$ cat design/flow/run.sh
#!/bin/bash
# the make line also repeats each setting of config.mk as NAME=value (left out here)
make -C /OpenROAD-flow-scripts/flow DESIGN_CONFIG=/design/flow/config.mk WORK_HOME=/design/flow/orfs CLKGATE_MAP_FILE= finish
$ cat design/flow/config.mk
export PLATFORM = sky130hd
export DESIGN_NAME = ifft_top
export DESIGN_NICKNAME = ifft_top
export VERILOG_FILES = /design/flow/design.v
export SDC_FILE = /design/flow/constraint.sdc
export NUM_CORES = 4
export LEC_CHECK = 0
export CAP_MARGIN = 20
export CORE_MARGIN = 2
export CORE_UTILIZATION = 52
export SLEW_MARGIN = 20
$ cat design/flow/constraint.sdc
create_clock -name core_clock -period 8.51 [get_ports {clk}]
set_input_delay 1.7020 -clock core_clock [delete_from_list [all_inputs] [get_ports {clk}]]
set_output_delay 1.7020 -clock core_clock [all_outputs]
set_load 0.01 [all_outputs]
$ cat design/flow/design.v
module counter_4_bit  
     (
         input  wire       clk          ,
         input  wire       rst          ,
         input  wire       enable       ,
		 output wire [3:0] count       
     );
reg [3:0] data ;
always @(posedge clk or negedge rst)
     begin
	     if(!rst)
	         begin			 
			     data <= 4'b0000 ; 	
			 end
	     else if (enable)
		     begin
                 data <= data + 4'b0001  ; 					     
	         end	
	 end
assign count =  data ;
endmodule
module ifft_add_sub  
     (
         input  wire  signed [15:0]  op_1       ,      
         input  wire  signed [15:0]  op_2       ,      
		 output wire  signed [15:0]  sum_out    ,      
		 output wire  signed [15:0]  sub_out           
     );
assign sum_out = op_1 + op_2 ;
assign sub_out = op_1 - op_2 ;
endmodule
module ifft_complex_multipier  
     (
         input  wire signed [15:0] op_1_real   ,
         input  wire signed [15:0] op_1_imag   ,
         input  wire signed [15:0] op_2_real   ,		 
         input  wire signed [15:0] op_2_imag   ,
         output wire signed [15:0] result_real ,
         output wire signed [15:0] result_imag 
     );
reg signed [31:0] op1r_x_op2r ;
reg signed [31:0] op1r_x_op2i ;
reg signed [31:0] op1i_x_op2r ;
reg signed [31:0] op1i_x_op2i ;
reg signed [31:0] o_r ;
reg signed [31:0] o_i ;
always @(*)
     begin	 
         op1r_x_op2r = op_1_real*op_2_real;  
         op1r_x_op2i = op_1_real*op_2_imag;  
         op1i_x_op2r = op_1_imag*op_2_real;  
         op1i_x_op2i = op_1_imag*op_2_imag; 
         o_r = op1r_x_op2r-op1i_x_op2i;  
         o_i = op1i_x_op2r+op1r_x_op2i;
	 end	 
assign result_real = o_r[25:10];
assign result_imag = o_i[25:10];
endmodule
module ifft_controller  
     (
         input  wire       clk               ,
         input  wire       rst               ,
         input  wire       enable            ,
		 input wire [3:0]  count             ,
         output reg        wr_enable_ram_3   ,
         output reg        wr_enable_ram_1_2 ,
         output reg        i_o_ctrl          ,       
		 output reg        ctrl              ,
         output reg        shift             ,
		 output reg        sel               ,       
		 output reg        count_en          ,       
		 output reg        done              ,    
		 output reg [3:0]  ram_1_rd_add      ,
         output reg [3:0]  ram_2_rd_add      ,
		 output reg [2:0]  ram_3_rd_add      ,
		 output reg [3:0]  ram_1_2_wr_add    ,
		 output reg [2:0]  ram_3_wr_add      ,
		 output reg [3:0]  rom_rd_add        
     );
localparam  [6:0] idle            = 7'b0000000,
                  phase_a         = 7'b0000001,
                  phase_b_1       = 7'b0000011,
                  phase_b_2       = 7'b0000010,
                  phase_b_3       = 7'b0000110,
                  phase_b_4       = 7'b0000111,
                  phase_b_5       = 7'b0000101,
                  phase_b_6       = 7'b0000100,
                  phase_b_7       = 7'b0001100,
                  phase_b_8       = 7'b0001101,
                  phase_b_9       = 7'b0001111,
                  phase_b_10      = 7'b0001110,
                  phase_b_11      = 7'b0001010,
                  phase_b_12      = 7'b0001011,
                  phase_b_13      = 7'b0001001,
                  phase_b_14      = 7'b0001000,
                  phase_b_15      = 7'b0011000,
                  phase_b_16      = 7'b0011001,
                  phase_c_1       = 7'b0011011,
                  phase_c_2       = 7'b0011010,
                  phase_c_3       = 7'b0011110,
                  phase_c_4       = 7'b0011111,
                  phase_c_5       = 7'b0011101,
                  phase_c_6       = 7'b0011100,
                  phase_c_7       = 7'b0010100,
                  phase_c_8       = 7'b0010101,
                  phase_c_9       = 7'b0010111,
                  phase_c_10      = 7'b0010110,
                  phase_c_11      = 7'b0010010,
                  phase_c_12      = 7'b0010011,
                  phase_c_13      = 7'b0010001,
                  phase_c_14      = 7'b0010000,
                  phase_c_15      = 7'b0110000,
                  phase_c_16      = 7'b0110001,
                  phase_d_1       = 7'b0110011,
                  phase_d_2       = 7'b0110010,
                  phase_d_3       = 7'b0110110,
                  phase_d_4       = 7'b0110111,
                  phase_d_5       = 7'b0110101,
                  phase_d_6       = 7'b0110100,
                  phase_d_7       = 7'b0111100,
                  phase_d_8       = 7'b0111101,
                  phase_d_9       = 7'b0111111,
                  phase_d_10      = 7'b0111110,
                  phase_d_11      = 7'b0111010,
                  phase_d_12      = 7'b0111011,
                  phase_d_13      = 7'b0111001,
                  phase_d_14      = 7'b0111000,
                  phase_d_15      = 7'b0101000,
                  phase_d_16      = 7'b0101001,
                  phase_e_1       = 7'b0101011,
                  phase_e_2       = 7'b0101010,
                  phase_e_3       = 7'b0101110,
                  phase_e_4       = 7'b0101111,
                  phase_e_5       = 7'b0101101,
                  phase_e_6       = 7'b0101100,
                  phase_e_7       = 7'b0100100,
                  phase_e_8       = 7'b0100101,
                  phase_e_9       = 7'b0100111,
                  phase_e_10      = 7'b0100110,
                  phase_e_11      = 7'b0100010,
                  phase_e_12      = 7'b0100011,
                  phase_e_13      = 7'b0100001,
                  phase_e_14      = 7'b0100000,
                  phase_e_15      = 7'b1100000,
                  phase_e_16      = 7'b1100001;	
reg         [6:0] current_state , next_state ;
always @(posedge clk or negedge rst)
     begin
	     if(!rst)
	         begin			 
			     current_state <= idle ; 	
			 end	    
	     else 
		     begin
			     current_state <= next_state ; 	
			 end 			 
	 end	 
always @(*)
     begin
         wr_enable_ram_3   = 1'b0 ;
         wr_enable_ram_1_2 = 1'b0 ;
         i_o_ctrl          = 1'b0 ;           
		 ctrl              = 1'b0 ;           
         shift             = 1'b0 ;
         count_en          = 1'b0 ;
		 sel               = 1'b0 ;           
		 done              = 1'b0 ;           
		 ram_1_rd_add      = 4'b0000 ;
         ram_2_rd_add      = 4'b0000 ;
		 ram_3_rd_add      = 3'b000  ;
		 ram_1_2_wr_add    = 4'b0000 ;
		 ram_3_wr_add      = 3'b000  ;
		 rom_rd_add        = 4'b0000  ;
	     case(current_state)
		     idle : 
			         begin
					     wr_enable_ram_3   = 1'b0 ;
					     wr_enable_ram_1_2 = 1'b0 ;
					     i_o_ctrl          = 1'b0 ;   
					     ctrl              = 1'b0 ;   
					     shift             = 1'b0 ;
					     count_en          = 1'b0 ;
					     sel               = 1'b0 ;   
					     done              = 1'b0 ;   
					     ram_1_rd_add      = 4'b0000 ;
					     ram_2_rd_add      = 4'b0000 ;
					     ram_3_rd_add      = 3'b000  ;
					     ram_1_2_wr_add    = 4'b0000 ;
					     ram_3_wr_add      = 3'b000  ;
						 rom_rd_add        = 4'b0000  ;
					 end
		     phase_a : 
			         begin
					     wr_enable_ram_1_2 = 1'b1 ;
					     i_o_ctrl          = 1'b1 ;   
					     shift             = 1'b1 ;
					     count_en          = 1'b1 ;
					     sel               = 1'b1 ;    
					 end					 
             phase_b_1 : 
			         begin
                         wr_enable_ram_3   = 1'b1 ;
                         wr_enable_ram_1_2 = 1'b1 ;  
                         ram_1_rd_add      = 4'b0000 ;
                         ram_2_rd_add      = 4'b1000 ;
                         ram_1_2_wr_add    = 4'b0000 ;
                         ram_3_wr_add      = 3'b000  ;
					 end
             phase_b_2 : 
			         begin
                         wr_enable_ram_3   = 1'b1 ;
                         wr_enable_ram_1_2 = 1'b1 ;  
                         ram_1_rd_add      = 4'b0001 ;
                         ram_2_rd_add      = 4'b1001 ;
                         ram_1_2_wr_add    = 4'b0001 ;
                         ram_3_wr_add      = 3'b001  ;
					 end
             phase_b_3 : 
			         begin
					     wr_enable_ram_3   = 1'b1 ;
						 wr_enable_ram_1_2 = 1'b1 ;  
						 ram_1_rd_add      = 4'b0010 ;
						 ram_2_rd_add      = 4'b1010 ;
						 ram_1_2_wr_add    = 4'b0010 ;
						 ram_3_wr_add      = 3'b010  ;
					 end
             phase_b_4 : 
			         begin
					     wr_enable_ram_3   = 1'b1 ;
						 wr_enable_ram_1_2 = 1'b1 ;  
						 ram_1_rd_add      = 4'b0011 ;
						 ram_2_rd_add      = 4'b1011 ;
						 ram_1_2_wr_add    = 4'b0011 ;
						 ram_3_wr_add      = 3'b011  ;
					 end
             phase_b_5 : 
			         begin
					     wr_enable_ram_3   = 1'b1 ;
						 wr_enable_ram_1_2 = 1'b1 ;  
						 ram_1_rd_add      = 4'b0100 ;
						 ram_2_rd_add      = 4'b1100 ;
						 ram_1_2_wr_add    = 4'b1000 ;
						 ram_3_wr_add      = 3'b100  ;
					 end
             phase_b_6 : 
			         begin
					     wr_enable_ram_3   = 1'b1 ;
						 wr_enable_ram_1_2 = 1'b1 ;  
						 ram_1_rd_add      = 4'b0101 ;
						 ram_2_rd_add      = 4'b1101 ;
						 ram_1_2_wr_add    = 4'b1001 ;
						 ram_3_wr_add      = 3'b101  ;					    
					 end
             phase_b_7 : 
			         begin						    
					     wr_enable_ram_3   = 1'b1 ;
						 wr_enable_ram_1_2 = 1'b1 ;  
						 ram_1_rd_add      = 4'b0110 ;
						 ram_2_rd_add      = 4'b1110 ;
						 ram_1_2_wr_add    = 4'b1010 ;
						 ram_3_wr_add      = 3'b110  ;					  		 
					 end
             phase_b_8 : 
			         begin
					     wr_enable_ram_3   = 1'b1 ;
						 wr_enable_ram_1_2 = 1'b1 ;  
						 ram_1_rd_add      = 4'b0111 ;
						 ram_2_rd_add      = 4'b1111 ;
						 ram_1_2_wr_add    = 4'b1011 ;
						 ram_3_wr_add      = 3'b111  ;	
					 end
             phase_b_9 : 
			         begin
						 wr_enable_ram_1_2 = 1'b1 ;
						 ctrl              = 1'b1 ;    
						 ram_3_rd_add      = 3'b000  ;
						 ram_1_2_wr_add    = 4'b0100 ;
						 rom_rd_add        = 4'b0000  ;
					 end
             phase_b_10 : 
			         begin
						 wr_enable_ram_1_2 = 1'b1 ;
						 ctrl              = 1'b1 ;    
						 ram_3_rd_add      = 3'b001  ;
						 ram_1_2_wr_add    = 4'b0101 ;
						 rom_rd_add        = 3'b001  ;
					 end
             phase_b_11 : 
			         begin
						 wr_enable_ram_1_2 = 1'b1 ;
						 ctrl              = 1'b1 ;    
						 ram_3_rd_add      = 3'b010  ;
						 ram_1_2_wr_add    = 4'b0110 ;
						 rom_rd_add        = 4'b0010  ;
					 end
             phase_b_12 : 
			         begin
						 wr_enable_ram_1_2 = 1'b1 ;
						 ctrl              = 1'b1 ;    
						 ram_3_rd_add      = 3'b011  ;
						 ram_1_2_wr_add    = 4'b0111 ;
						 rom_rd_add        = 4'b0011  ;
					 end
             phase_b_13 : 
			         begin
						 wr_enable_ram_1_2 = 1'b1 ;
						 ctrl              = 1'b1 ;    
						 ram_3_rd_add      = 3'b100  ;
						 ram_1_2_wr_add    = 4'b1100 ;
						 rom_rd_add        = 4'b0100  ;
					 end
             phase_b_14 : 
			         begin
						 wr_enable_ram_1_2 = 1'b1 ;
						 ctrl              = 1'b1 ;    
						 ram_3_rd_add      = 3'b101  ;
						 ram_1_2_wr_add    = 4'b1101 ;
						 rom_rd_add        = 4'b0101  ;				    
					 end
             phase_b_15 : 
			         begin
						 wr_enable_ram_1_2 = 1'b1 ;
						 ctrl              = 1'b1 ;    
						 ram_3_rd_add      = 3'b110  ;
						 ram_1_2_wr_add    = 4'b1110 ;
						 rom_rd_add        = 4'b0110  ;	
					 end
             phase_b_16 : 
			         begin
						 wr_enable_ram_1_2 = 1'b1 ;
						 ctrl              = 1'b1 ;    
						 ram_3_rd_add      = 3'b111  ;
						 ram_1_2_wr_add    = 4'b1111 ;
						 rom_rd_add        = 4'b0111  ;	
					 end
             phase_c_1 : 
			         begin
                         wr_enable_ram_3   = 1'b1 ;
                         wr_enable_ram_1_2 = 1'b1 ;  
                         ram_1_rd_add      = 4'b0000 ;
                         ram_2_rd_add      = 4'b1000 ;
                         ram_1_2_wr_add    = 4'b0000 ;
                         ram_3_wr_add      = 3'b000  ;					     
					 end
             phase_c_2 : 
			         begin
                         wr_enable_ram_3   = 1'b1 ;
                         wr_enable_ram_1_2 = 1'b1 ;  
                         ram_1_rd_add      = 4'b0001 ;
                         ram_2_rd_add      = 4'b1001 ;
                         ram_1_2_wr_add    = 4'b0001 ;
                         ram_3_wr_add      = 3'b001  ;						    
					 end
             phase_c_3 : 
			         begin
                         wr_enable_ram_3   = 1'b1 ;
                         wr_enable_ram_1_2 = 1'b1 ;  
                         ram_1_rd_add      = 4'b0010 ;
                         ram_2_rd_add      = 4'b1010 ;
                         ram_1_2_wr_add    = 4'b1000 ;
                         ram_3_wr_add      = 3'b010  ;						    
					 end
             phase_c_4 : 
			         begin
                         wr_enable_ram_3   = 1'b1 ;
                         wr_enable_ram_1_2 = 1'b1 ;  
                         ram_1_rd_add      = 4'b0011 ;
                         ram_2_rd_add      = 4'b1011 ;
                         ram_1_2_wr_add    = 4'b1001 ;
                         ram_3_wr_add      = 3'b011  ;
					 end
             phase_c_5 :                                           
			         begin
						 wr_enable_ram_1_2 = 1'b1 ;
						 ctrl              = 1'b1 ;    
						 ram_3_rd_add      = 3'b000  ;
						 ram_1_2_wr_add    = 4'b0010 ;
						 rom_rd_add        = 4'b1000  ;						    
					 end
             phase_c_6 : 
			         begin
						 wr_enable_ram_1_2 = 1'b1 ;
						 ctrl              = 1'b1 ;    
						 ram_3_rd_add      = 3'b001  ;
						 ram_1_2_wr_add    = 4'b0011 ;
						 rom_rd_add        = 4'b1001  ;						    
					 end
             phase_c_7 : 
			         begin
						 wr_enable_ram_1_2 = 1'b1 ;
						 ctrl              = 1'b1 ;    
						 ram_3_rd_add      = 3'b010  ;
						 ram_1_2_wr_add    = 4'b1010 ;
						 rom_rd_add        = 4'b1010  ;						    
					 end
             phase_c_8 : 
			         begin
						 wr_enable_ram_1_2 = 1'b1 ;
						 ctrl              = 1'b1 ;    
						 ram_3_rd_add      = 3'b011  ;
						 ram_1_2_wr_add    = 4'b1011 ;
						 rom_rd_add        = 4'b1011  ;						    
					 end
             phase_c_9 :                                   
			         begin
                         wr_enable_ram_3   = 1'b1 ;
                         wr_enable_ram_1_2 = 1'b1 ;  
                         ram_1_rd_add      = 4'b0100 ;
                         ram_2_rd_add      = 4'b1100 ;
                         ram_1_2_wr_add    = 4'b0100 ;
                         ram_3_wr_add      = 3'b000  ;					    
					 end
             phase_c_10 : 
			         begin
                         wr_enable_ram_3   = 1'b1 ;
                         wr_enable_ram_1_2 = 1'b1 ;  
                         ram_1_rd_add      = 4'b0101 ;
                         ram_2_rd_add      = 4'b1101 ;
                         ram_1_2_wr_add    = 4'b0101 ;
                         ram_3_wr_add      = 3'b001  ;						    
					 end
             phase_c_11 : 
			         begin
                         wr_enable_ram_3   = 1'b1 ;
                         wr_enable_ram_1_2 = 1'b1 ;  
                         ram_1_rd_add      = 4'b0110 ;
                         ram_2_rd_add      = 4'b1110 ;
                         ram_1_2_wr_add    = 4'b1100 ;
                         ram_3_wr_add      = 3'b010  ;						    
					 end
             phase_c_12 : 
			         begin
                         wr_enable_ram_3   = 1'b1 ;
                         wr_enable_ram_1_2 = 1'b1 ;  
                         ram_1_rd_add      = 4'b0111 ;
                         ram_2_rd_add      = 4'b1111 ;
                         ram_1_2_wr_add    = 4'b1101 ;
                         ram_3_wr_add      = 3'b011  ;						    
					 end
             phase_c_13 : 
			         begin
						 wr_enable_ram_1_2 = 1'b1 ;
						 ctrl              = 1'b1 ;    
						 ram_3_rd_add      = 3'b000  ;
						 ram_1_2_wr_add    = 4'b0110 ;
						 rom_rd_add        = 4'b1000  ;							    
					 end
             phase_c_14 : 
			         begin
						 wr_enable_ram_1_2 = 1'b1 ;
						 ctrl              = 1'b1 ;    
						 ram_3_rd_add      = 3'b001  ;
						 ram_1_2_wr_add    = 4'b0111 ;
						 rom_rd_add        = 4'b1001  ;						    
					 end
             phase_c_15 : 
			         begin
						 wr_enable_ram_1_2 = 1'b1 ;
						 ctrl              = 1'b1 ;    
						 ram_3_rd_add      = 3'b010  ;
						 ram_1_2_wr_add    = 4'b1110 ;
						 rom_rd_add        = 4'b1010  ;						    
					 end
             phase_c_16 : 
			         begin
						 wr_enable_ram_1_2 = 1'b1 ;
						 ctrl              = 1'b1 ;    
						 ram_3_rd_add      = 3'b011  ;
						 ram_1_2_wr_add    = 4'b1111 ;
						 rom_rd_add        = 4'b1011  ;						    
					 end
             phase_d_1 :                                        
			         begin
                         wr_enable_ram_3   = 1'b1 ;
                         wr_enable_ram_1_2 = 1'b1 ;  
                         ram_1_rd_add      = 4'b0000 ;
                         ram_2_rd_add      = 4'b1000 ;
                         ram_1_2_wr_add    = 4'b0000 ;
                         ram_3_wr_add      = 3'b000  ;
					 end
             phase_d_2 : 
			         begin
                         wr_enable_ram_3   = 1'b1 ;
                         wr_enable_ram_1_2 = 1'b1 ;  
                         ram_1_rd_add      = 4'b0001 ;
                         ram_2_rd_add      = 4'b1001 ;
                         ram_1_2_wr_add    = 4'b1000 ;
                         ram_3_wr_add      = 3'b001  ;					    
					 end
             phase_d_3 : 
			         begin
						 wr_enable_ram_1_2 = 1'b1 ;
						 ctrl              = 1'b1 ;    
						 ram_3_rd_add      = 3'b000  ;
						 ram_1_2_wr_add    = 4'b0001;
						 rom_rd_add        = 4'b1100  ;						    
					 end
             phase_d_4 : 
			         begin
						 wr_enable_ram_1_2 = 1'b1 ;
						 ctrl              = 1'b1 ;    
						 ram_3_rd_add      = 3'b001  ;
						 ram_1_2_wr_add    = 4'b1001 ;
						 rom_rd_add        = 4'b1101  ;						    
					 end
             phase_d_5 :                                          
			         begin
					     wr_enable_ram_3   = 1'b1 ;
						 wr_enable_ram_1_2 = 1'b1 ;  
						 ram_1_rd_add      = 4'b0010 ;
						 ram_2_rd_add      = 4'b1010 ;
						 ram_1_2_wr_add    = 4'b0010 ;
						 ram_3_wr_add      = 3'b000  ;	 
					 end
             phase_d_6 : 
			         begin
					     wr_enable_ram_3   = 1'b1 ;
						 wr_enable_ram_1_2 = 1'b1 ;  
						 ram_1_rd_add      = 4'b0011 ;
						 ram_2_rd_add      = 4'b1011 ;
						 ram_1_2_wr_add    = 4'b1010 ;
						 ram_3_wr_add      = 3'b001  ;						    					  		 
					 end
             phase_d_7 : 
			         begin
						 wr_enable_ram_1_2 = 1'b1 ;
						 ctrl              = 1'b1 ;    
						 ram_3_rd_add      = 3'b000 ;
						 ram_1_2_wr_add    = 4'b0011 ;
						 rom_rd_add        = 4'b1100  ;						    
					 end
             phase_d_8 : 
			         begin
						 wr_enable_ram_1_2 = 1'b1 ;
						 ctrl              = 1'b1 ;    
						 ram_3_rd_add      = 3'b001 ;
						 ram_1_2_wr_add    = 4'b1011 ;
						 rom_rd_add        = 4'b1101  ;						    					  		 
					 end
             phase_d_9 :                                              
			         begin
					     wr_enable_ram_3   = 1'b1 ;
						 wr_enable_ram_1_2 = 1'b1 ;  
						 ram_1_rd_add      = 4'b0100 ;
						 ram_2_rd_add      = 4'b1100 ;
						 ram_1_2_wr_add    = 4'b0100 ;
						 ram_3_wr_add      = 3'b000  ;						    
					 end
             phase_d_10 : 
			         begin
					     wr_enable_ram_3   = 1'b1 ;
						 wr_enable_ram_1_2 = 1'b1 ;  
						 ram_1_rd_add      = 4'b0101 ;
						 ram_2_rd_add      = 4'b1101 ;
						 ram_1_2_wr_add    = 4'b1100 ;
						 ram_3_wr_add      = 3'b001  ;					    
					 end
             phase_d_11 : 
			         begin
						 wr_enable_ram_1_2 = 1'b1 ;
						 ctrl              = 1'b1 ;    
						 ram_3_rd_add      = 3'b000 ;
						 ram_1_2_wr_add    = 4'b0101 ;
						 rom_rd_add        = 4'b1100  ;						    
					 end
             phase_d_12 : 
			         begin
						 wr_enable_ram_1_2 = 1'b1 ;
						 ctrl              = 1'b1 ;    
						 ram_3_rd_add      = 3'b001 ;
						 ram_1_2_wr_add    = 4'b1101 ;
						 rom_rd_add        = 4'b1101  ;	
					 end
             phase_d_13 :                                          
			         begin
					     wr_enable_ram_3   = 1'b1 ;
						 wr_enable_ram_1_2 = 1'b1 ;  
						 ram_1_rd_add      = 4'b0110 ;
						 ram_2_rd_add      = 4'b1110 ;
						 ram_1_2_wr_add    = 4'b0110 ;
						 ram_3_wr_add      = 3'b000  ;						    					  		 
					 end
             phase_d_14 : 
			         begin
					     wr_enable_ram_3   = 1'b1 ;
						 wr_enable_ram_1_2 = 1'b1 ;  
						 ram_1_rd_add      = 4'b0111 ;
						 ram_2_rd_add      = 4'b1111 ;
						 ram_1_2_wr_add    = 4'b1110 ;
						 ram_3_wr_add      = 3'b001  ;						    					  		 
					 end
             phase_d_15 : 
			         begin
						 wr_enable_ram_1_2 = 1'b1 ;
						 ctrl              = 1'b1 ;    
						 ram_3_rd_add      = 3'b000 ;
						 ram_1_2_wr_add    = 4'b0111 ;
						 rom_rd_add        = 4'b1100  ;						    
					 end
             phase_d_16 : 
			         begin
						 wr_enable_ram_1_2 = 1'b1 ;
						 ctrl              = 1'b1 ;    
						 ram_3_rd_add      = 3'b001 ;
						 ram_1_2_wr_add    = 4'b1111 ;
						 rom_rd_add        = 4'b1101  ;						    					  		 
					 end
             phase_e_1 :                                                     
			         begin
					     wr_enable_ram_3   = 1'b1 ;
						 ram_1_rd_add      = 4'b0000 ;
						 ram_2_rd_add      = 4'b1000 ;
						 ram_3_wr_add      = 3'b000  ;
						 done              = 1'b1 ;						 
					 end
             phase_e_2 : 
			         begin
						 ctrl              = 1'b1 ;    
						 ram_3_rd_add      = 3'b000 ;
						 rom_rd_add        = 4'b1110  ;	
						 done              = 1'b1 ;						 
					 end
             phase_e_3 : 
			         begin
					     wr_enable_ram_3   = 1'b1 ;
						 ram_1_rd_add      = 4'b0001 ;
						 ram_2_rd_add      = 4'b1001 ;
						 ram_3_wr_add      = 3'b000  ;	
						 done              = 1'b1 ;						 
					 end
             phase_e_4 : 
			         begin
						 ctrl              = 1'b1 ;    
						 ram_3_rd_add      = 3'b000 ;
						 rom_rd_add        = 4'b1110  ;	
						 done              = 1'b1 ;						 
					 end
             phase_e_5 : 
			         begin
					     wr_enable_ram_3   = 1'b1 ;
						 ram_1_rd_add      = 4'b0010 ;
						 ram_2_rd_add      = 4'b1010 ;
						 ram_3_wr_add      = 3'b000  ;	
						 done              = 1'b1 ;						 
					 end
             phase_e_6 : 
			         begin
						 ctrl              = 1'b1 ;    
						 ram_3_rd_add      = 3'b000 ;
						 rom_rd_add        = 4'b1110  ;	
						 done              = 1'b1 ;						 
					 end
             phase_e_7 : 
			         begin
					     wr_enable_ram_3   = 1'b1 ;
						 ram_1_rd_add      = 4'b0011 ;
						 ram_2_rd_add      = 4'b1011;
						 ram_3_wr_add      = 3'b000  ;	
						 done              = 1'b1 ;						 
					 end
             phase_e_8 : 
			         begin
						 ctrl              = 1'b1 ;    
						 ram_3_rd_add      = 3'b000 ;
						 rom_rd_add        = 4'b1110  ;	
						 done              = 1'b1 ;						 
					 end
             phase_e_9 : 
			         begin
					     wr_enable_ram_3   = 1'b1 ;
						 ram_1_rd_add      = 4'b0100 ;
						 ram_2_rd_add      = 4'b1100 ;
						 ram_3_wr_add      = 3'b000  ;	
						 done              = 1'b1 ;						 
					 end
             phase_e_10 : 
			         begin
						 ctrl              = 1'b1 ;    
						 ram_3_rd_add      = 3'b000 ;
						 rom_rd_add        = 4'b1110  ;	
						 done              = 1'b1 ;						 
					 end
             phase_e_11 : 
			         begin
					     wr_enable_ram_3   = 1'b1 ;
						 ram_1_rd_add      = 4'b0101 ;
						 ram_2_rd_add      = 4'b1101 ;
						 ram_3_wr_add      = 3'b000  ;	
						 done              = 1'b1 ;						 
					 end
             phase_e_12 : 
			         begin
						 ctrl              = 1'b1 ;    
						 ram_3_rd_add      = 3'b000 ;
						 rom_rd_add        = 4'b1110  ;	
						 done              = 1'b1 ;						 
					 end
             phase_e_13 : 
			         begin
					     wr_enable_ram_3   = 1'b1 ;
						 ram_1_rd_add      = 4'b0110 ;
						 ram_2_rd_add      = 4'b1110 ;
						 ram_3_wr_add      = 3'b000  ;	
						 done              = 1'b1 ;						 
					 end
             phase_e_14 : 
			         begin
						 ctrl              = 1'b1 ;    
						 ram_3_rd_add      = 3'b000 ;
						 rom_rd_add        = 4'b1110  ;	
						 done              = 1'b1 ;						 
					 end
             phase_e_15 : 
			         begin
					     wr_enable_ram_3   = 1'b1 ;
						 ram_1_rd_add      = 4'b0111 ;
						 ram_2_rd_add      = 4'b1111 ;
						 ram_3_wr_add      = 3'b000  ;	
						 done              = 1'b1 ;			
						 done              = 1'b1 ;						 
					 end
             phase_e_16 : 
			         begin
						 ctrl              = 1'b1 ;    
						 ram_3_rd_add      = 3'b000 ;
						 rom_rd_add        = 4'b1110  ;
						 done              = 1'b1 ;						 
					 end				 
             default :
			 	     begin
					     wr_enable_ram_3   = 1'b0 ;
					     wr_enable_ram_1_2 = 1'b0 ;
					     i_o_ctrl          = 1'b0 ;   
					     ctrl              = 1'b0 ;   
					     shift             = 1'b0 ;
					     count_en          = 1'b0 ;
					     sel               = 1'b0 ;   
					     done              = 1'b0 ;   
					     ram_1_rd_add      = 4'b0000 ;
					     ram_2_rd_add      = 4'b0000 ;
					     ram_3_rd_add      = 3'b000  ;
					     ram_1_2_wr_add    = 4'b0000 ;
					     ram_3_wr_add      = 3'b000  ;
					     rom_rd_add        = 3'b000  ;
					 end						 
		 endcase
     end		 
always @(*)
     begin
	     case(current_state)
		     idle : 
			         begin
					     if (enable==1'b1)
					         begin
					 	  	     next_state = phase_a ;			 							 
					         end
					     else 
						     begin
							     next_state = idle ;							 							 
							 end					 
					 end
		     phase_a : 
			         begin
					     if (count == 4'b1111)
					         begin
					 	  	     next_state = phase_b_1 ;			 	  					 
					         end
					     else 
						     begin
							     next_state = phase_a ;							 							 
							 end					 
					 end					 
             phase_b_1 : 
			         begin
					 	 next_state = phase_b_2 ;			 							 
					 end
             phase_b_2 : 
			         begin
					 	 next_state = phase_b_3 ;			 							 
					 end
             phase_b_3 : 
			         begin
					 	 next_state = phase_b_4 ;			 							 
					 end
             phase_b_4 : 
			         begin
					 	 next_state = phase_b_5 ;			 							 
					 end
             phase_b_5 : 
			         begin
					 	 next_state = phase_b_6 ;			 							 
					 end
             phase_b_6 : 
			         begin
					 	 next_state = phase_b_7 ;			 							 
					 end
             phase_b_7 : 
			         begin
					 	 next_state = phase_b_8 ;			 							 
					 end
             phase_b_8 : 
			         begin
					 	 next_state = phase_b_9 ;			 							 
					 end
             phase_b_9 : 
			         begin
					 	 next_state = phase_b_10 ;			 							 
					 end
             phase_b_10 : 
			         begin
					 	 next_state = phase_b_11 ;			 							 
					 end
             phase_b_11 : 
			         begin
					 	 next_state = phase_b_12 ;			 							 
					 end
             phase_b_12 : 
			         begin
					 	 next_state = phase_b_13 ;			 							 
					 end
             phase_b_13 : 
			         begin
					 	 next_state = phase_b_14 ;			 							 
					 end
             phase_b_14 : 
			         begin
					 	 next_state = phase_b_15 ;			 							 
					 end
             phase_b_15 : 
			         begin
					 	 next_state = phase_b_16 ;			 							 
					 end
             phase_b_16 : 
			         begin
					 	 next_state = phase_c_1 ;		                 							 
					 end
             phase_c_1 : 
			         begin
					 	 next_state = phase_c_2 ;			 							 
					 end
             phase_c_2 : 
			         begin
					 	 next_state = phase_c_3 ;			 							 
					 end
             phase_c_3 : 
			         begin
					 	 next_state = phase_c_4 ;			 							 
					 end
             phase_c_4 : 
			         begin
					 	 next_state = phase_c_5 ;			 							 
					 end
             phase_c_5 : 
			         begin
					 	 next_state = phase_c_6 ;			 							 
					 end
             phase_c_6 : 
			         begin
					 	 next_state = phase_c_7 ;			 							 
					 end
             phase_c_7 : 
			         begin
					 	 next_state = phase_c_8 ;			 							 
					 end
             phase_c_8 : 
			         begin
					 	 next_state = phase_c_9 ;			 							 
					 end
             phase_c_9 : 
			         begin
					 	 next_state = phase_c_10 ;			 							 
					 end
             phase_c_10 : 
			         begin
					 	 next_state = phase_c_11 ;			 							 
					 end
             phase_c_11 : 
			         begin
					 	 next_state = phase_c_12 ;			 							 
					 end
             phase_c_12 : 
			         begin
					 	 next_state = phase_c_13 ;			 							 
					 end
             phase_c_13 : 
			         begin
					 	 next_state = phase_c_14 ;			 							 
					 end
             phase_c_14 : 
			         begin
					 	 next_state = phase_c_15 ;			 							 
					 end
             phase_c_15 : 
			         begin
					 	 next_state = phase_c_16 ;			 							 
					 end
             phase_c_16 : 
			         begin
					 	 next_state = phase_d_1 ;			 							 
					 end
             phase_d_1 : 
			         begin
					 	 next_state = phase_d_2 ;			 							 
					 end
             phase_d_2 : 
			         begin
					 	 next_state = phase_d_3 ;			 							 
					 end
             phase_d_3 : 
			         begin
					 	 next_state = phase_d_4 ;			 							 
					 end
             phase_d_4 : 
			         begin
					 	 next_state = phase_d_5 ;			 							 
					 end
             phase_d_5 : 
			         begin
					 	 next_state = phase_d_6 ;			 							 
					 end
             phase_d_6 : 
			         begin
					 	 next_state = phase_d_7 ;			 							 
					 end
             phase_d_7 : 
			         begin
					 	 next_state = phase_d_8 ;			 							 
					 end
             phase_d_8 : 
			         begin
					 	 next_state = phase_d_9 ;			 							 
					 end
             phase_d_9 : 
			         begin
					 	 next_state = phase_d_10 ;			 							 
					 end
             phase_d_10 : 
			         begin
					 	 next_state = phase_d_11 ;			 							 
					 end
             phase_d_11 : 
			         begin
					 	 next_state = phase_d_12 ;			 							 
					 end
             phase_d_12 : 
			         begin
					 	 next_state = phase_d_13 ;			 							 
					 end
             phase_d_13 : 
			         begin
					 	 next_state = phase_d_14 ;			 							 
					 end
             phase_d_14 : 
			         begin
					 	 next_state = phase_d_15 ;			 							 
					 end
             phase_d_15 : 
			         begin
					 	 next_state = phase_d_16 ;			 							 
					 end
             phase_d_16 : 
			         begin
					 	 next_state = phase_e_1 ;			 							 
					 end
             phase_e_1 : 
			         begin
					 	 next_state = phase_e_2 ;			 							 
					 end
             phase_e_2 : 
			         begin
					 	 next_state = phase_e_3 ;			 							 
					 end
             phase_e_3 : 
			         begin
					 	 next_state = phase_e_4 ;			 							 
					 end
             phase_e_4 : 
			         begin
					 	 next_state = phase_e_5 ;			 							 
					 end
             phase_e_5 : 
			         begin
					 	 next_state = phase_e_6 ;			 							 
					 end
             phase_e_6 : 
			         begin
					 	 next_state = phase_e_7 ;			 							 
					 end
             phase_e_7 : 
			         begin
					 	 next_state = phase_e_8 ;			 							 
					 end
             phase_e_8 : 
			         begin
					 	 next_state = phase_e_9 ;			 							 
					 end
             phase_e_9 : 
			         begin
					 	 next_state = phase_e_10 ;			 							 
					 end
             phase_e_10 : 
			         begin
					 	 next_state = phase_e_11 ;			 							 
					 end
             phase_e_11 : 
			         begin
					 	 next_state = phase_e_12 ;			 							 
					 end
             phase_e_12 : 
			         begin
					 	 next_state = phase_e_13 ;			 							 
					 end
             phase_e_13 : 
			         begin
					 	 next_state = phase_e_14 ;			 							 
					 end
             phase_e_14 : 
			         begin
					 	 next_state = phase_e_15 ;			 							 
					 end
             phase_e_15 : 
			         begin
					 	 next_state = phase_e_16 ;			 							 
					 end
             phase_e_16 : 
			         begin
					 	 next_state = idle ;			 							 
					 end					 
             default :
			 	     begin
				         next_state = idle ;			 							 
					 end						 
		 endcase
	 end			 
endmodule
module ifft_mux  
     (
         input  wire [15:0] in_0,
         input  wire [15:0] in_1,
         input  wire        sel ,
         output reg  [15:0] out 
     );
always @(*)
     begin
	     case(sel)
			 2'b0:  
			     begin
				     out = in_0;
				 end
			 2'b1:  
			     begin
				     out = in_1;
				 end
         endcase		 
	 end	 
endmodule
module ifft_mux_add  
     (
         input  wire [3:0] in_0,
         input  wire [3:0] in_1,
         input  wire        sel ,
         output reg  [3:0] out 
     );
always @(*)
     begin
	     case(sel)
			 2'b0:  
			     begin
				     out = in_0;
				 end
			 2'b1:  
			     begin
				     out = in_1;
				 end
         endcase		 
	 end	 
endmodule
module ifft_p2s  
     (
	     input   wire           clk      ,
	     input   wire           rst      ,
	     input   wire           wr_en    ,
	     input   wire           shift    ,
		 input   wire  [3:0]    count    ,   
         input   wire  [15:0]   in_0     ,
         input   wire  [15:0]   in_1     ,
         input   wire  [15:0]   in_2     ,
         input   wire  [15:0]   in_3     ,
         input   wire  [15:0]   in_4     ,
         input   wire  [15:0]   in_5     ,
         input   wire  [15:0]   in_6     ,
         input   wire  [15:0]   in_7     ,
         input   wire  [15:0]   in_8     ,
         input   wire  [15:0]   in_9     ,
         input   wire  [15:0]   in_10    ,
         input   wire  [15:0]   in_11    ,
		 output  wire  [15:0]   data_out     
     );
reg    [15:0] r_0     ;
reg    [15:0] r_1     ;
reg    [15:0] r_2     ;
reg    [15:0] r_3     ;
reg    [15:0] r_4     ;
reg    [15:0] r_5     ;
reg    [15:0] r_6     ;
reg    [15:0] r_7     ;
reg    [15:0] r_8     ;
reg    [15:0] r_9     ;
reg    [15:0] r_10    ;
reg    [15:0] r_11    ;
always @(posedge clk or negedge rst )
     begin
	     if(!rst)
		     begin
			     r_0   <= 16'h0000;
				 r_1   <= 16'h0000;
				 r_2   <= 16'h0000;
				 r_3   <= 16'h0000;
				 r_4   <= 16'h0000;
				 r_5   <= 16'h0000;
				 r_6   <= 16'h0000;
				 r_7   <= 16'h0000;
				 r_8   <= 16'h0000;
				 r_9   <= 16'h0000;
				 r_10  <= 16'h0000;
				 r_11  <= 16'h0000;
			 end
         else if(shift)
		     begin         
			     r_0   <= r_1      ;
			     r_1   <= r_2      ;
			     r_2   <= r_3      ;
			     r_3   <= r_4      ;
			     r_4   <= r_5      ;
			     r_5   <= r_6      ;
			     r_6   <= r_7      ;
			     r_7   <= r_8      ;
			     r_8   <= r_9      ;
			     r_9   <= r_10     ;
			     r_10  <= r_11     ;
			     r_11  <= 16'h0000 ;
             end			 
	     else if(wr_en) 
		     begin
 			     r_0   <= in_0 ;
			     r_1   <= in_1 ;
			     r_2   <= in_2 ;
			     r_3   <= in_3 ;
			     r_4   <= in_4 ;
			     r_5   <= in_5 ;
			     r_6   <= in_6 ;
			     r_7   <= in_7 ;
			     r_8   <= in_8 ;
			     r_9   <= in_9 ;
			     r_10  <= in_10;
			     r_11  <= in_11;	
			 end	
	 end	 
assign data_out = r_0 ;
endmodule
module ifft_ram  
    #( 
	     parameter DATA_WIDTH = 16, 
	     parameter ADDR_WIDTH = 4, 
	     parameter DEPTH      = 16
     )
     (
         input   wire                        clk                       ,
         input   wire                        rst                       ,
         input   wire                        wr_en                     ,
         input   wire  [ADDR_WIDTH-1:0]      rd_add                    ,
         input   wire  [ADDR_WIDTH-1:0]      wr_add                    ,
		   input   wire  [DATA_WIDTH-1:0]      data_in                   ,
		   output  wire   [DATA_WIDTH-1:0]      data_out                  
     );
reg   [DATA_WIDTH-1:0] mem [2**ADDR_WIDTH-1:0];
always @(posedge clk )
     begin
         if(wr_en) 
		     begin
 			     mem[wr_add] <= data_in ;
			 end				 
	 end	 
			assign	  data_out  = mem [rd_add] ;
endmodule
module ifft_tf_rom  
     (
         input  wire  [3 :0]   rd_add    ,
		 output reg   [15:0]   data_out_imag ,
		 output reg   [15:0]   data_out_real
     );
always @(*)
     begin
	     case(rd_add)
             4'b0000: data_out_imag=16'b0000000000000000;     
             4'b0001: data_out_imag=16'b0000000110000111;     
             4'b0010: data_out_imag=16'b0000001011010100;     
             4'b0011: data_out_imag=16'b0000001110110010;     
             4'b0100: data_out_imag=16'b0000010000000000;     
             4'b0101: data_out_imag=16'b0000001110110010;     
             4'b0110: data_out_imag=16'b0000001011010100;     
             4'b0111: data_out_imag=16'b0000000110000111;     
             4'b1000: data_out_imag=16'b0000000000000000;     
             4'b1001: data_out_imag=16'b0000001011010100;     
             4'b1010: data_out_imag=16'b0000010000000000;     
             4'b1011: data_out_imag=16'b0000001011010100;     
             4'b1100: data_out_imag=16'b0000000000000000;     
             4'b1101: data_out_imag=16'b0000010000000000;     
             4'b1110: data_out_imag=16'b0000000000000000;     
			 default: data_out_imag=16'b0000000000000000;     
         endcase    
	 end
always @(*)
     begin
	     case(rd_add)
             4'b0000: data_out_real=16'b0000010000000000;     
             4'b0001: data_out_real=16'b0000001110110010;     
             4'b0010: data_out_real=16'b0000001011010100;     
             4'b0011: data_out_real=16'b0000000110000111;     
             4'b0100: data_out_real=16'b0000000000000000;     
             4'b0101: data_out_real=16'b1111111001111000;     
             4'b0110: data_out_real=16'b1111110100101011;     
             4'b0111: data_out_real=16'b1111110001001101;     
             4'b1000: data_out_real=16'b0000010000000000;     
             4'b1001: data_out_real=16'b0000001011010100;     
             4'b1010: data_out_real=16'b0000000000000000;     
             4'b1011: data_out_real=16'b1111110100101011;     
             4'b1100: data_out_real=16'b0000010000000000;     
             4'b1101: data_out_real=16'b0000000000000000;     
             4'b1110: data_out_real=16'b0000010000000000;     
			 default: data_out_real=16'b0000000000000000;     
         endcase    
	 end
endmodule
module ifft_top 
     (
         input   wire           clk           ,                 
         input   wire           rst           ,                 
		 input   wire           ifft_enable   ,                 
		 input   wire  [15:0]   in_0_real     ,                 
         input   wire  [15:0]   in_1_real     ,                 
         input   wire  [15:0]   in_2_real     ,                 
         input   wire  [15:0]   in_3_real     ,                 
         input   wire  [15:0]   in_4_real     ,                 
         input   wire  [15:0]   in_5_real     ,                 
         input   wire  [15:0]   in_6_real     ,                 
         input   wire  [15:0]   in_7_real     ,                 
         input   wire  [15:0]   in_8_real     ,                 
         input   wire  [15:0]   in_9_real     ,                 
         input   wire  [15:0]   in_10_real    ,                 
         input   wire  [15:0]   in_11_real    ,                 
		 input   wire  [15:0]   in_0_imag     ,                 
         input   wire  [15:0]   in_1_imag     ,                 
         input   wire  [15:0]   in_2_imag     ,                 
         input   wire  [15:0]   in_3_imag     ,                 
         input   wire  [15:0]   in_4_imag     ,                 
         input   wire  [15:0]   in_5_imag     ,                 
         input   wire  [15:0]   in_6_imag     ,                 
         input   wire  [15:0]   in_7_imag     ,                 
         input   wire  [15:0]   in_8_imag     ,                 
         input   wire  [15:0]   in_9_imag     ,                 
         input   wire  [15:0]   in_10_imag    ,                 
         input   wire  [15:0]   in_11_imag    ,                 
		 output  wire  [15:0]   ifft_out_real ,                 
		 output  wire  [15:0]   ifft_out_imag ,                 
		 output  wire           finish                          
     );
wire [15:0] w_1 ;                                           
wire [15:0] w_2 ;                                           
wire [15:0] w_3 ;                                           
wire [15:0] w_4 ;                                           
wire [15:0] w_5 ;                                           
wire [15:0] w_6 ;                                           
wire [15:0] w_7 ;                                           
wire [15:0] w_8 ;                                           
wire [15:0] w_9 ;                                           
wire [15:0] w_10 ;                                          
wire [15:0] w_11;                                           
wire [15:0] w_12 ;                                          
wire [15:0] w_13;                                           
wire [15:0] w_14 ;                                          
wire [15:0] w_15;                                           
wire [15:0] w_16 ;                                          
wire [15:0] w_17;                                           
wire [15:0] w_18 ;                                          
wire [15:0] w_19;                                           
wire [15:0] w_20 ;                                          
wire [3:0]  wr_add_ram_1_2;                                 
wire [3:0]  wr_add_ctrl ;                                   
wire [3:0]  count ;                                         
wire [3:0]  ram_1_rd_add ;                                  
wire [3:0]  ram_2_rd_add ;                                  
wire [3:0]  rom_rd_add   ;                                  
wire [2:0]  ram_3_rd_add ;                                  
wire [2:0]  ram_3_wr_add ;                                  
wire        shift ;                                         
wire        sel ;                                           
wire        ctrl ;                                          
wire        count_en ;                                      
wire        wr_enable_ram_3  ;                              
wire        wr_enable_ram_1_2;                              
wire        i_o_ctrl ;                                      
ifft_controller  control_unit
     (
         .clk               (clk) ,
         .rst               (rst) ,
         .enable            (ifft_enable) ,
		 .count             (count) ,
         .wr_enable_ram_3   (wr_enable_ram_3) ,
         .wr_enable_ram_1_2 (wr_enable_ram_1_2) ,
         .i_o_ctrl          (i_o_ctrl) ,       
		 .ctrl              (ctrl) ,
         .shift             (shift) ,
		 .sel               (sel) ,            
		 .count_en          (count_en) ,       
		 .done              (finish) ,      
		 .ram_1_rd_add      (ram_1_rd_add) ,
         .ram_2_rd_add      (ram_2_rd_add) ,
		 .ram_3_rd_add      (ram_3_rd_add) ,
		 .ram_1_2_wr_add    (wr_add_ctrl) ,
		 .ram_3_wr_add      (ram_3_wr_add) ,
		 .rom_rd_add        (rom_rd_add) 
     );
ifft_add_sub   butterfly_real 
     (
         .op_1    (w_9)   ,      
         .op_2    (w_11)  ,      
		 .sum_out (w_17)  ,      
		 .sub_out (w_18)         
     );
ifft_add_sub   butterfly_imag 
     (
         .op_1    (w_10)  ,      
         .op_2    (w_12)  ,      
		 .sum_out (w_19)  ,      
		 .sub_out (w_20)         
     );
ifft_complex_multipier  complex_multipier
     (
         .op_1_real   (w_13),
         .op_1_imag   (w_14),
         .op_2_real   (w_7),		 
         .op_2_imag   (w_8),
         .result_real (w_15),
         .result_imag (w_16)
     );
ifft_tf_rom  rom_tf
     (
         .rd_add        (rom_rd_add),
		 .data_out_imag (w_8),
		 .data_out_real (w_7)
     );
ifft_ram   
    #( 
	     .DATA_WIDTH(16) , 
	     .ADDR_WIDTH(4 ) , 
	     .DEPTH     (16) 
     )
	 ram_1_real
     (
         .clk       (clk)   ,
         .rst       (rst)   ,
         .wr_en     (wr_enable_ram_1_2)   ,
         .rd_add    (ram_1_rd_add)   ,
         .wr_add    (wr_add_ram_1_2)   ,
		 .data_in   (w_3)   ,
		 .data_out  (w_9)   
     );
ifft_ram   
    #( 
	     .DATA_WIDTH(16) , 
	     .ADDR_WIDTH(4 ) , 
	     .DEPTH     (16) 
     )
	 ram_1_imag
     (
         .clk       (clk)   ,
         .rst       (rst)   ,
         .wr_en     (wr_enable_ram_1_2)   ,
         .rd_add    (ram_1_rd_add)   ,
         .wr_add    (wr_add_ram_1_2)   ,
		 .data_in   (w_4)   ,
		 .data_out  (w_10)   
     );
ifft_ram   
    #( 
	     .DATA_WIDTH(16) , 
	     .ADDR_WIDTH(4 ) , 
	     .DEPTH     (16) 
     )
	 ram_2_real
     (
         .clk       (clk)   ,
         .rst       (rst)   ,
         .wr_en     (wr_enable_ram_1_2)   ,
         .rd_add    (ram_2_rd_add)   ,
         .wr_add    (wr_add_ram_1_2)   ,
		 .data_in   (w_3)   ,
		 .data_out  (w_11)   
     );
ifft_ram   
    #( 
	     .DATA_WIDTH(16) , 
	     .ADDR_WIDTH(4 ) , 
	     .DEPTH     (16) 
     )
	 ram_2_imag
     (
         .clk       (clk)   ,
         .rst       (rst)   ,
         .wr_en     (wr_enable_ram_1_2)   ,
         .rd_add    (ram_2_rd_add)   ,
         .wr_add    (wr_add_ram_1_2)   ,
		 .data_in   (w_4)   ,
		 .data_out  (w_12)   
     );
ifft_ram   
    #( 
	     .DATA_WIDTH(16) , 
	     .ADDR_WIDTH(3 ) , 
	     .DEPTH     (16) 
     )
	 ram_3_real
     (
         .clk       (clk)   ,
         .rst       (rst)   ,
         .wr_en     (wr_enable_ram_3)   ,
         .rd_add    (ram_3_rd_add)   ,
         .wr_add    (ram_3_wr_add)   ,
		 .data_in   (w_18)   ,
		 .data_out  (w_13)   
     );
ifft_ram   
    #( 
	     .DATA_WIDTH(16) , 
	     .ADDR_WIDTH(3 ) , 
	     .DEPTH     (16) 
     )
	 ram_3_imag
     (
         .clk       (clk)   ,
         .rst       (rst)   ,
         .wr_en     (wr_enable_ram_3)   ,
         .rd_add    (ram_3_rd_add)   ,
         .wr_add    (ram_3_wr_add)   ,
		 .data_in   (w_20)   ,
		 .data_out  (w_14)   
     );
ifft_p2s  p2s_real
     (
	     .clk      (clk),
	     .rst      (rst),
	     .wr_en    (ifft_enable),
	     .shift    (shift),
		 .count    (count),   
         .in_0     (in_0_real ),
         .in_1     (in_1_real ),
         .in_2     (in_2_real ),
         .in_3     (in_3_real ),
         .in_4     (in_4_real ),
         .in_5     (in_5_real ),
         .in_6     (in_6_real ),
         .in_7     (in_7_real ),
         .in_8     (in_8_real ),
         .in_9     (in_9_real ),
         .in_10    (in_10_real),
         .in_11    (in_11_real),
		 .data_out (w_1)    
     );
ifft_p2s  p2s_imag
     (
	     .clk      (clk),
	     .rst      (rst),
	     .wr_en    (ifft_enable),
	     .shift    (shift),
		 .count    (count),   
         .in_0     (in_0_imag ),
         .in_1     (in_1_imag ),
         .in_2     (in_2_imag ),
         .in_3     (in_3_imag ),
         .in_4     (in_4_imag ),
         .in_5     (in_5_imag ),
         .in_6     (in_6_imag ),
         .in_7     (in_7_imag ),
         .in_8     (in_8_imag ),
         .in_9     (in_9_imag ),
         .in_10    (in_10_imag),
         .in_11    (in_11_imag),
		 .data_out (w_2)    
     );
counter_4_bit  counter_phase_a
     (
         .clk      (clk)         ,
         .rst      (rst)         ,
         .enable   (count_en)    ,
		 .count    (count)   
     );
ifft_mux_add   wr_address_mux_ram_1
     (
         .in_0 (wr_add_ctrl) ,
         .in_1 (count) ,
         .sel  (sel) ,
         .out  (wr_add_ram_1_2)
     );
ifft_mux  input_mux_real
     (
         .in_0 (w_5),
         .in_1 (w_1),
         .sel  (i_o_ctrl),
         .out  (w_3)
     );
ifft_mux  input_mux_imag
     (
         .in_0 (w_6),
         .in_1 (w_2),
         .sel  (i_o_ctrl),
         .out  (w_4)
     );	 
ifft_mux  ctrl_mux_real
     (
         .in_0 (w_17),
         .in_1 (w_15),
         .sel  (ctrl),
         .out  (w_5)
     );
ifft_mux  ctrl_mux_imag
     (
         .in_0 (w_19),
         .in_1 (w_16),
         .sel  (ctrl),
         .out  (w_6)
     );	 
assign ifft_out_real = w_3 ;                                           
assign ifft_out_imag = w_4 ;                                           
endmodule
==> results of run 1 <==
-- final cells by class --
cell class,instances,area (um^2)
flip-flops and latches,1163,32900
diodes,14,35.0
fillers,12200,53100
multi-input cells,5063,44500
repair buffers,1401,13000
well taps,2044,2560
clock inverters,72,764
clock buffers,152,3210
inverters,1047,3950
repair inverters,1,6.26
-- per-stage QoR --
| stage | setup slack [ps] | hold slack (ps) |
|---|---|---|
| floorplan | -2710 | 449 |
| detailed placement | -4120 | 466 |
| global placement | -4000 | 456 |
| global route | -4130 | 501 |
| CTS | -3800 | 462 |
| finish | -3890 | 467 |
-- what timing repair did --
item                       in CTS  in global routing
buffers inserted               44                 71
setup endpoints to repair     544                544
pin swaps                     117                160
gates cloned                    2                  1
gates resized                 287                194
-- routing by layer --
metal | GRT usage | vias up | part of all wire | wire length (um)
met4 | 0.118 | 56 | 0.041 | 10900
li1 | - | 27300 | - | -
met1 | 0.450 | 30200 | 0.40 | 108000
met5 | 0 | - | 0.0014 | 385
met2 | 0.561 | 1972 | 0.48 | 130000
met3 | 0.0634 | 458 | 0.070 | 18800
==> results.ini, run 1 <==
[detailed_routing]
wirelength_um=268000
viasPerCell=5.47
drt-pass1-iter-count=7
drt_iter0_drc=5003
ant_nets=0
drc=0
vias=60000
wire_per_inst_um=24.4

[timing]
tns_ps=-808930
timing.final.ws_setup_ps=-3890
setup_viol=544
slew_violations=0
rsz0062_at_grt=yes
tightest_slew_ps=1150
timing.fmax_mhz=80.7
fin_skew_ps=67.6
layout_min_cycle_time_ps=12400
hold_viol=0
maxSlewHeadroom=0.227
fin_crit_sh=1.46

[floorplan]
core_mm2=0.154
die_width_um=398
io_pins=420
die_h_um=398
rows=144
fp_util=0.524
die_area_mm2=0.158

[logic_synthesis]
netlist_area_mm2=0.0807
synth_cell_type_count=81
xor_area_frac=0.0202
top_cells_by_count=1167 x nand2_1, 1041 x inv_1, 768 x edfxtp_1
edf_count=768
yosysChipArea_mm2=0.0807
ys_sh_aoi=0.0630
ys_sh_mux=0.0689
synth_dominant_cell_count=nand2_1
async_reset_ff_frac=0.340
ys_seq_frac=0.408
syn_inst=7677
numSynthFlops=1163
yosysTopAreaCell=edfxtp_1
ys_cells=7677
ff_type=edfxtp_1
yosysTopAreaCellShare=0.286
logic_family=adder cells
ys_sh_simple=0.121
synth_adder_area_share=0.250
area_leaders=edfxtp_1 29%, fa_1 19%, dfrtp_1 12%, mux2i_1 6.2%, ha_1 6.0%
syn-num-nets=9218
syn-mean-instance-area_um2=10.5
ys_warn_count=9

[clocking]
path_clk_slew_ps=70
htree_levels=3
cts.path.max_buffers=3
clock-sinks=1163
cts-root-buf=clkbuf_16
cts_tree=done
clk_latency_ps=770
holdBufCountCts=0
cts_buffers=118

[placement]
port_buffers=419
postPlaceCellArea_mm2=0.0945
globalplace.congestion=0.979
dp_cells=10600
place_hpwl_um=204000

[worst_setup_path]
cp_max_fo=5
timing.critical_path.buf_inv=14
critPathKind=reg -> out
critPathLaunchType=flop
rr_endpoint=ram_2_real.mem[10][13]
cp-endpoint=ifft_out_imag[11]
setup.worst_path.start=control_unit.current_state[1]
path_depth=40
required_ps=6810
cp_slowest_cell=fa_2
arrival_ps=10700
r2r_slack_ps=-1750
r2r_cells=48
cp-end-kind=primary output
cp_top_family=adder cells
critPathMaxStageDelay_ps=620
r2r-start=control_unit.current_state[1]
cpMostUsedCell=fa_1

[min_path]
hold_path.class=reg -> reg
holdPathEnd=p2s_imag.r_3[0]
hold_path_startpoint=p2s_imag.r_4[0]
holdPathStages=2

[flow_run]
cap_viol_max_count=0
warnings=90

[power]
p_seq_mw=6.29
power_leader=registers
p_sw_mw=2.61
p_seq_frac=0.520
p_int_mw=9.49
p_per_area_mw_per_mm2=120
report.power.total_mw=12.1
swShare=0.216
p_comb_frac=0.041
clkPwrFrac=0.439
ir_drop_uv=188
powerComb_mw=0.494
power_clock_mw=5.32
power_leakage_nw=44.9

[global_routing]
grt_pass1_vias=61000
grt_antenna_before_repair=44
overflow=0
grt_max_degree=232
grt_pass1_wl_um=395000
track_usage=0.340

[cells_and_area]
area_delta_synth_final_pct=25.1
finalInstanceArea_mm2=0.101
utilization=0.655
final_cells=11000
fin_nets=10300

[run_status]
so_faults=negative setup slack
status=finished with violations

==> run 2, diff against run 1 <==
ABC_AREA = 1   (was not set)
CAP_MARGIN = 35   (was 20)
CELL_PAD_IN_SITES_DETAIL_PLACEMENT = 2   (was not set)
CELL_PAD_IN_SITES_GLOBAL_PLACEMENT = 1   (was not set)
CORE_MARGIN = 3   (was 2)
CORE_UTILIZATION = 40   (was 52)
CTS_CLUSTER_DIAMETER = 186   (was not set)
GPL_ROUTABILITY_DRIVEN = 1   (was not set)
MIN_ROUTING_LAYER = met1   (was not set)
clock period = 10.8 ns   (was 8.51 ns; I/O delays follow)
==> run 2 against run 1 <==
Against the previous run:
- still fails the layout checks on negative setup slack
- routed wire length is 52% higher
- utilization is 13 points lower
- clock power is 11% lower
- first-iteration DRC count is 18% higher
- die area is 34% higher
- sequential power is 22% lower
- total power is 16% lower
- critical path depth is 3 higher
- synthesized cell count is 14% higher
- combinational power is 7.5% higher
- final cell count is 17% higher
- largest cell class unchanged
- largest power group unchanged
==> results.ini, run 2 <==
[worst_setup_path]
r2r_cells=44  ; -8.3%
path_depth=43  ; +7.5%
critPathMaxStageDelay_ps=790  ; +170 ps
r2r-start=control_unit.current_state[1]
required_ps=8640  ; +1830 ps
cp_max_fo=12  ; +7
r2r_slack_ps=520  ; +2270 ps
timing.critical_path.buf_inv=17  ; +3
cpMostUsedCell=fa_1
setup.worst_path.start=control_unit.current_state[1]
cp-end-kind=primary output
critPathKind=reg -> out
critPathLaunchType=flop
arrival_ps=10720  ; +20 ps
cp_top_family=adder cells
cp_slowest_cell=fa_1
cp-endpoint=ifft_out_real[13]
rr_endpoint=ram_1_real.mem[2][13]

[detailed_routing]
drt-pass1-iter-count=5  ; -2
ant_nets=0  ; unchanged
viasPerCell=5.68  ; +3.8%
drt_iter0_drc=5891  ; +18%
wirelength_um=407000  ; +52%
wire_per_inst_um=31.7  ; +30%
vias=72900  ; +22%
drc=0  ; unchanged

[logic_synthesis]
yosysChipArea_mm2=0.0826  ; +2.3%
top_cells_by_count=1796 x inv_1, 1502 x nand2_1, 768 x edfxtp_1
edf_count=768  ; unchanged
ys_sh_aoi=0.0882  ; +0.0251
syn-num-nets=10300  ; +11%
xor_area_frac=0.00950  ; -0.0107
numSynthFlops=1163  ; unchanged
netlist_area_mm2=0.0826  ; +2.3%
syn_inst=8720  ; +14%
yosysTopAreaCell=edfxtp_1
synth_cell_type_count=67  ; -17%
yosysTopAreaCellShare=0.279  ; -0.00653
synth_dominant_cell_count=inv_1
ys_warn_count=9  ; unchanged
ff_type=edfxtp_1
ys_cells=8720  ; +14%
ys_sh_simple=0.142  ; +0.0205
area_leaders=edfxtp_1 28%, fa_1 19%, dfrtp_1 12%, inv_1 8.2%, nand2_1 6.8%
ys_sh_mux=0.0126  ; -0.0562
async_reset_ff_frac=0.340  ; unchanged
logic_family=adder cells
syn-mean-instance-area_um2=9.47  ; -9.9%
ys_seq_frac=0.399  ; -0.00933
synth_adder_area_share=0.244  ; -0.00584

[clocking]
clock-sinks=1163  ; unchanged
cts_tree=done
htree_levels=4  ; +1
path_clk_slew_ps=60  ; about the same
cts_buffers=138  ; +17%
cts.path.max_buffers=3  ; unchanged
cts-root-buf=clkbuf_16
clk_latency_ps=820  ; +50 ps

[min_path]
holdPathEnd=p2s_real.r_10[9]
hold_path.class=reg -> reg
hold_path_startpoint=p2s_real.r_10[9]
holdPathStages=2  ; unchanged

[placement]
postPlaceCellArea_mm2=0.0973  ; +2.9%
port_buffers=419  ; unchanged
preCtsSetupSlack_ps=-1800  ; +2320 ps
globalplace.congestion=0.950  ; -3.0%
dp_cells=12300  ; +16%
place_hpwl_um=273000  ; +34%

[power]
clkPwrFrac=0.465  ; +0.026
power_clock_mw=4.74  ; -11%
p_comb_frac=0.052  ; +0.011
p_seq_mw=4.92  ; -22%
power_leader=registers
ir_drop_uv=147  ; -21%
powerComb_mw=0.531  ; +7.5%
p_int_mw=7.74  ; -19%
p_seq_frac=0.482  ; -0.038
power_leakage_nw=49.2  ; +9.5%
p_per_area_mw_per_mm2=95.1  ; -21%
p_sw_mw=2.45  ; -6.0%
swShare=0.241  ; +0.0251

[timing]
maxSlewHeadroom=0.299  ; +0.0722
fin_skew_ps=63.4  ; -4.16 ps
timing.final.ws_setup_ps=-2080  ; +1810 ps
rsz0062_at_grt=yes
hold_viol=0  ; unchanged
slew_violations=0  ; unchanged
fin_crit_sh=1.19  ; -0.265
timing.fmax_mhz=77.7
layout_min_cycle_time_ps=12880
tightest_slew_ps=1050  ; -100 ps
tns_ps=-54180  ; +754750 ps
setup_viol=32  ; -94%

[floorplan]
die_area_mm2=0.212  ; +34%
io_pins=420  ; unchanged
fp_util=0.403  ; -0.121
rows=166  ; +15%
die_h_um=460  ; +16%
die_width_um=460  ; +16%
core_mm2=0.205  ; +33%

[global_routing]
grt_antenna_before_repair=86  ; +95%
grt_pass1_vias=82200  ; +35%
grt_max_degree=246  ; +6.0%
overflow=0  ; unchanged
track_usage=0.363  ; +0.0234
grt_pass1_wl_um=563000  ; +43%

[cells_and_area]
fin_nets=11500  ; +12%
logic_area_mm2=0.0445  ; about the same
utilization=0.522  ; -0.133
nFillCells=20900  ; +71%
area_delta_synth_final_pct=29.7
regArea_mm2=0.0329  ; unchanged
finalInstanceArea_mm2=0.107  ; +6.1%
final_cells=12800  ; +17%

[flow_run]
warnings=86  ; -4.4%
cap_viol_max_count=0  ; unchanged

[run_status]
so_faults=negative setup slack
status=finished with violations

[run 2: timing repair]
| action | in CTS | in global routing |
|---|---|---|
| resized | 838 | 222 |
| hold buffers | 0 | 0 |
| pin swaps | 283 | 161 |
| cloned | 5 | 1 |
| setup buffers | 153 | 49 |
| endpoints found under the setup margin | 32 | 32 |
[run 2: per-stage QoR]
step	hold WS, ps	total power, mW
after floorplan	445	5.21
after global placement	463	5.48
after detailed placement	468	5.52
after CTS	493	10.2
after global routing	519	10.5
final	485	10.2
[run 2: routing by layer]
| metal | global-route usage | wire [um] | up-vias |
|---|---|---|---|
| met5 | 0 | 417 | - |
| met3 | 0.0642 | 25100 | 1226 |
| met1 | 0.431 | 151000 | 38300 |
| li1 | - | - | 30600 |
| met4 | 0.216 | 31200 | 62 |
| met2 | 0.616 | 199000 | 2781 |
[run 2: cell type report]
cell class              count  share of cell area
flip-flops and latches   1163               0.308
well taps                2688              0.0314
diodes                     45             0.00105
multi-input cells        5305               0.416
repair buffers           1543               0.136
repair inverters            2            0.000374
clock buffers             181              0.0345
clock inverters            64             0.00747
inverters                1835              0.0654
==> run 3, diff against run 2 <==
ABC_AREA = not set   (was 1)
CAP_MARGIN = 20   (was 35)
CELL_PAD_IN_SITES_DETAIL_PLACEMENT = not set   (was 2)
CORE_ASPECT_RATIO = 1.12   (was not set)
CORE_MARGIN = 2   (was 3)
CORE_UTILIZATION = 19   (was 40)
CTS_CLUSTER_DIAMETER = not set   (was 186)
CTS_CLUSTER_SIZE = 65   (was not set)
GPL_ROUTABILITY_DRIVEN = 0   (was 1)
GPL_TIMING_DRIVEN = 0   (was not set)
MAX_ROUTING_LAYER = met5   (was not set)
MIN_ROUTING_LAYER = met2   (was met1)
SETUP_SLACK_MARGIN = 2.65   (was not set)
SLEW_MARGIN = 0   (was 20)
TNS_END_PERCENT = 100   (was not set)
clock period = 12.3 ns   (was 10.8 ns; I/O delays follow)
==> run 3 against run 2 <==
Against the previous run:
- still fails the layout checks on negative setup slack
- total power is 18% lower
- hold slack lost 65 ps
- sequential cell count is the same
- clock skew is 17 ps higher
- clock power shrank 24%
- register-to-register slack better by 220 ps
- synthesized cell count shrank 12%
- largest cell class unchanged
- global-route usage fell by 13 points
- final cell count increased by 12%
- first-iteration DRC count rose to 2.8 times the previous value
- non-clock buffer count fell by 378
- via count up 14%
==> results.ini, run 3 <==
[logic_synthesis]
yosysTopAreaCellShare=0.286  ; +0.00653
ys_sh_simple=0.121  ; -0.0205
ys_warn_count=9  ; unchanged
area_leaders=edfxtp_1 29%, fa_1 19%, dfrtp_1 12%, mux2i_1 6.2%, ha_1 6.0%
syn_inst=7677  ; -12%
ff_type=edfxtp_1
xor_area_frac=0.0202  ; +0.0107
top_cells_by_count=1167 x nand2_1, 1041 x inv_1, 768 x edfxtp_1
yosysTopAreaCell=edfxtp_1
ys_sh_aoi=0.0630  ; -0.0251
syn-num-nets=9218  ; -10%
ys_sh_mux=0.0689  ; +0.0562
synth_cell_type_count=81  ; +21%
numSynthFlops=1163  ; unchanged
netlist_area_mm2=0.0807  ; -2.3%
synth_dominant_cell_count=nand2_1
synth_adder_area_share=0.250  ; +0.00584
async_reset_ff_frac=0.340  ; unchanged
ys_seq_frac=0.408  ; +0.00933
logic_family=adder cells
yosysChipArea_mm2=0.0807  ; -2.3%

[cells_and_area]
final_cells=14400  ; +12%
regArea_mm2=0.0330  ; about the same
fin_nets=10100  ; -12%
area_delta_synth_final_pct=28.6
finalInstanceArea_mm2=0.104  ; -3.1%
logic_area_mm2=0.0453  ; +1.6%

[worst_setup_path]
setup.worst_path.start=control_unit.current_state[1]
cpMostUsedCell=buf_12
r2r_slack_ps=740  ; +220 ps
timing.critical_path.buf_inv=22  ; +5
arrival_ps=11650  ; +930 ps
cp-endpoint=ifft_out_imag[14]
cp_slowest_cell=nand4_1
path_depth=48  ; +12%
rr_endpoint=ram_1_imag.mem[4][13]
cp_max_fo=4  ; -8
critPathMaxStageDelay_ps=610  ; -180 ps
r2r-start=control_unit.current_state[1]
critPathLaunchType=flop
cp-end-kind=primary output
r2r_cells=52  ; +18%
cp_top_family=adder cells
critPathKind=reg -> out

[detailed_routing]
wirelength_um=338000  ; -17%
viasPerCell=5.78  ; +1.6%
wire_per_inst_um=23.6  ; -26%
ant_nets=0  ; unchanged
vias=82900  ; +14%
drc=0  ; unchanged
drt-pass1-iter-count=13  ; +8

[placement]
dp_cells=13800  ; +12%
postPlaceCellArea_mm2=0.0943  ; -3.0%
preCtsSetupSlack_ps=-4060  ; -2260 ps
port_buffers=418  ; -0.24%

[timing]
maxSlewHeadroom=0.135  ; -0.164
rsz0062_at_grt=yes
hold_viol=0  ; unchanged
timing.final.ws_setup_ps=-1810  ; +262 ps
setup_viol=32  ; unchanged
fin_skew_ps=80.4  ; +17.0 ps
tightest_slew_ps=1300  ; +246 ps
layout_min_cycle_time_ps=14110
fin_crit_sh=1.15  ; -0.0448
slew_violations=0  ; unchanged
timing.fmax_mhz=70.9

[min_path]
hold_path_startpoint=p2s_imag.r_11[12]
holdPathEnd=p2s_imag.r_10[12]
hold_path.class=reg -> reg
holdPathStages=2  ; unchanged

[floorplan]
die_area_mm2=0.430  ; +100%
rows=253  ; +52%
die_width_um=620  ; +35%
fp_util=0.191  ; -0.212
die_h_um=694  ; +51%

[power]
p_int_mw=6.38  ; -17%
power_leakage_nw=42.9  ; -13%
p_seq_mw=4.36  ; -11%
swShare=0.238  ; -0.00293
p_seq_frac=0.521  ; +0.039
p_comb_frac=0.046  ; -0.006
report.power.total_mw=8.38  ; -18%
powerComb_mw=0.386  ; -27%
clkPwrFrac=0.433  ; -0.032
power_leader=registers
p_per_area_mw_per_mm2=80.7  ; -15%
power_clock_mw=3.62  ; -24%

[clocking]
clk_latency_ps=800  ; -20 ps
htree_levels=3  ; -1
cts.path.max_buffers=3  ; unchanged
holdBufCountCts=0  ; unchanged
path_clk_slew_ps=70  ; about the same
clock-sinks=1163  ; unchanged
cts_buffers=113  ; -18%

[run_status]
so_faults=negative setup slack
status=finished with violations

[global_routing]
grt_antenna_before_repair=0  ; -100%
overflow=0  ; unchanged
track_usage=0.233  ; -0.130
grt_max_degree=100  ; -59%

[flow_run]
warnings=75  ; -13%
cap_viol_max_count=0  ; unchanged

[run 3: area by class of cell]
| type | instances | area share |
|---|---|---|
| Multi-Input combinational cell | 5064 | 0.436 |
| Sequential cell | 1163 | 0.317 |
| Timing Repair Buffer | 761 | 0.0790 |
| Tap cell | 5610 | 0.0676 |
| Inverter | 1047 | 0.0382 |
| Clock buffer | 150 | 0.0295 |
| Buffer | 404 | 0.0242 |
| Clock inverter | 62 | 0.00593 |
| Antenna cell | 96 | 0.00231 |
[run 3: timing repair]
item,CTS,global route
resized,673,223
setup endpoints to repair,544,544
setup buffers,189,69
gates cloned,2,1
pin swaps,140,141
[run 3: per-layer routing]
layer  vias up  GRT usage  part of all wire
li1      26800          -                 -
met1     28900          -                 0
met2     24300      0.275              0.48
met3      2827      0.301              0.40
met4       133     0.0579              0.11
met5         -     0.0996             0.014
[run 3: stage by stage]
| stage | util | setup TNS [ps] |
|---|---|---|
| finish | 0.245 | -42500 |
| global route | 0.245 | -47490 |
| floorplan | - | 0 |
| global placement | 0.219 | -4830760 |
| CTS | 0.241 | -37750 |
| detailed placement | 0.223 | -274470 |
Power figures rest on the tool's default switching activity, not on a simulated workload.
